==> violet: inputs <==
// mips_cpu
module mips_cpu
  (
    input clk,
    input rst,
    output [31:0] imem_addr,
    input [31:0] imem_data,
    output [31:0] dmem_addr,
    output [31:0] dmem_wdata,
    output dmem_we,
    output dmem_re,
    input [31:0] dmem_rdata
  );
wire [31:0] PC;
wire [31:0] Instruction;
wire [31:0] PC1;
wire [31:0] Instruction1;
wire WB_enable;
wire [3:0] Ex_cmd;
wire [31:0] Mux_1_res;
wire [4:0] Destination;
wire [31:0] Reg1;
wire [31:0] Reg2;
wire Mem_read;
wire Mem_write;
wire [31:0] PC2;
wire [31:0] PC3;
wire write_back_enable_id_reg_out;
wire [3:0] ex_cmd_id_reg_out;
wire [1:0] branch_type_id_reg_out;
wire mem_write_id_reg_out;
wire mem_Read_id_reg_out;
wire [31:0] val1_id_reg_out;
wire [31:0] reg2_id_reg_out;
wire [31:0] val2_id_reg_out;
wire [4:0] dst_id_reg_out;
wire [31:0] PC4;
wire [31:0] ALU_result1;
wire [31:0] Br_Addr;
wire Br_taken;
wire [4:0] dest_out;
wire [31:0] val_src2_out;
wire WB_EN_out;
wire MEM_Write_out;
wire MEM_Read_out;
wire WB_EN_out2;
wire MEM_Write_out2;
wire MEM_Read_out2;
wire [31:0] PC5;
wire [31:0] ALU_result2;
wire [31:0] ST_val;
wire [4:0] Destination2;
wire WB_EN_out3;
wire [31:0] PC6;
wire MEM_Read_out3;
wire [31:0] ALU_result3;
wire [31:0] MEM_read_value;
wire [4:0] Destination3;
wire [31:0] PC7;
wire WB_EN_out4;
wire MEM_Read_out4;
wire [31:0] ALU_result4;
wire [31:0] MEM_read_value2;
wire [4:0] Destination4;
wire WB_EN_out5;
wire [31:0] write_val2;
wire [4:0] Destination5;
wire [31:0] PC8;
wire [1:0] Branch_type;
wire Hazard_detected_signal;
wire is_two_source;
wire[1:0] val1_sel;
wire[1:0] val2_sel;
wire[1:0] ST_val_sel;
wire is_two_source1;
wire is_two_source2;
  ...
clock: 10.0 ns
lec_check: 0
cap_margin: 20
core_margin: 4
core_utilization: 40
max_routing_layer: met4
place_density: 0.41
slew_margin: 35
run.sh (not shown) runs the stock make flow with config.mk's settings and CLKGATE_MAP_FILE=.
==> inputs of indigo, as changes to violet <==
CORE_MARGIN = 2   (was 4)
CORE_UTILIZATION = 72   (was 40)
CTS_CLUSTER_SIZE = 48   (was default)
MAX_ROUTING_LAYER = default   (was met4)
PLACE_DENSITY = default   (was 0.41)
PLACE_DENSITY_LB_ADDON = 0.0   (was default)
SLEW_MARGIN = 20   (was 35)
==> flow/constraint.sdc (replaced) <==
create_clock -name core_clock -period 4.35 [get_ports {clk}]
set_input_delay 0.8700 -clock core_clock [delete_from_list [all_inputs] [get_ports {clk}]]
set_output_delay 0.8700 -clock core_clock [all_outputs]
set_load 0.01 [all_outputs]
==> inputs of amber, as changes to violet <==
ABC_AREA = 0   (was default)
CAP_MARGIN = 35   (was 20)
CELL_PAD_IN_SITES_DETAIL_PLACEMENT = 1   (was default)
CELL_PAD_IN_SITES_GLOBAL_PLACEMENT = 1   (was default)
CORE_MARGIN = 2   (was 4)
CORE_UTILIZATION = 41   (was 40)
MIN_ROUTING_LAYER = met2   (was default)
PLACE_DENSITY = default   (was 0.41)
PLACE_DENSITY_LB_ADDON = 0.03   (was default)
SLEW_MARGIN = 20   (was 35)
TNS_END_PERCENT = 55   (was default)
==> flow/constraint.sdc (replaced) <==
create_clock -name core_clock -period 12.1 [get_ports {clk}]
set_input_delay 2.4200 -clock core_clock [delete_from_list [all_inputs] [get_ports {clk}]]
set_output_delay 2.4200 -clock core_clock [all_outputs]
set_load 0.01 [all_outputs]
==> out/qor.log <==
qor: grt.gr-max-usage-layer met2
qor: floorplanning.initial_core_util 72.4%
qor: run_status.run_status did not finish
qor: grt.grt.met1_usage 83.6%
qor: placement.detailedPlace.worstSlack -1.24 ns
qor: run_status.first-error [ERROR GRT-0232] Routing congestion too high. Check the congestion heatmap in the GUI.
qor: clocking.total_clock_buffers_created_by_cts 145
qor: grt.grt_use_met2 91.7%
qor: run_status.stage_reached global routing
the above is filed under indigo

==> out/qor.log <==
qor: run_status.run_status finished clean
qor: final_timing.final_number_of_hold_violating_endpoints 0
qor: grt.grt.met1_usage 58.8%
qor: placement.buffer_ports.inserted 163
qor: clocking.total_clock_buffers_created_by_cts 165
qor: placement.detailedPlace.worstSlack 1.55 ns
qor: yosys.synthArstFlopShare 100%
qor: critical_path.reg2reg_to u3.register_file.registers[1][3]$_DFFE_NP0P_
qor: grt.gr-max-usage-layer met1
qor: routing.routed-via-count 77.8k
qor: grt.grt_util_met3 14.9%
qor: power_and_ir_drop.pg_seq 9.74 mW
the above is filed under violet

==> out/qor.log <==
qor: run_status.stage_reached global routing
qor: placement.dp_cells 10.8k
qor: run_status.first-error [ERROR GRT-0116] Global routing finished with congestion. Check the congestion regions in the DRC Viewer.
qor: placement.detailedPlace.worstSlack 2.08 ns
qor: floorplanning.initial_core_util 41.2%
qor: grt.gr-max-usage-layer met3
qor: clocking.total_clock_buffers_created_by_cts 166
qor: run_status.run_status did not finish
qor: grt.grt_use_met2 85.2%
the above is filed under amber

Power and IR drop assume default switching activity.
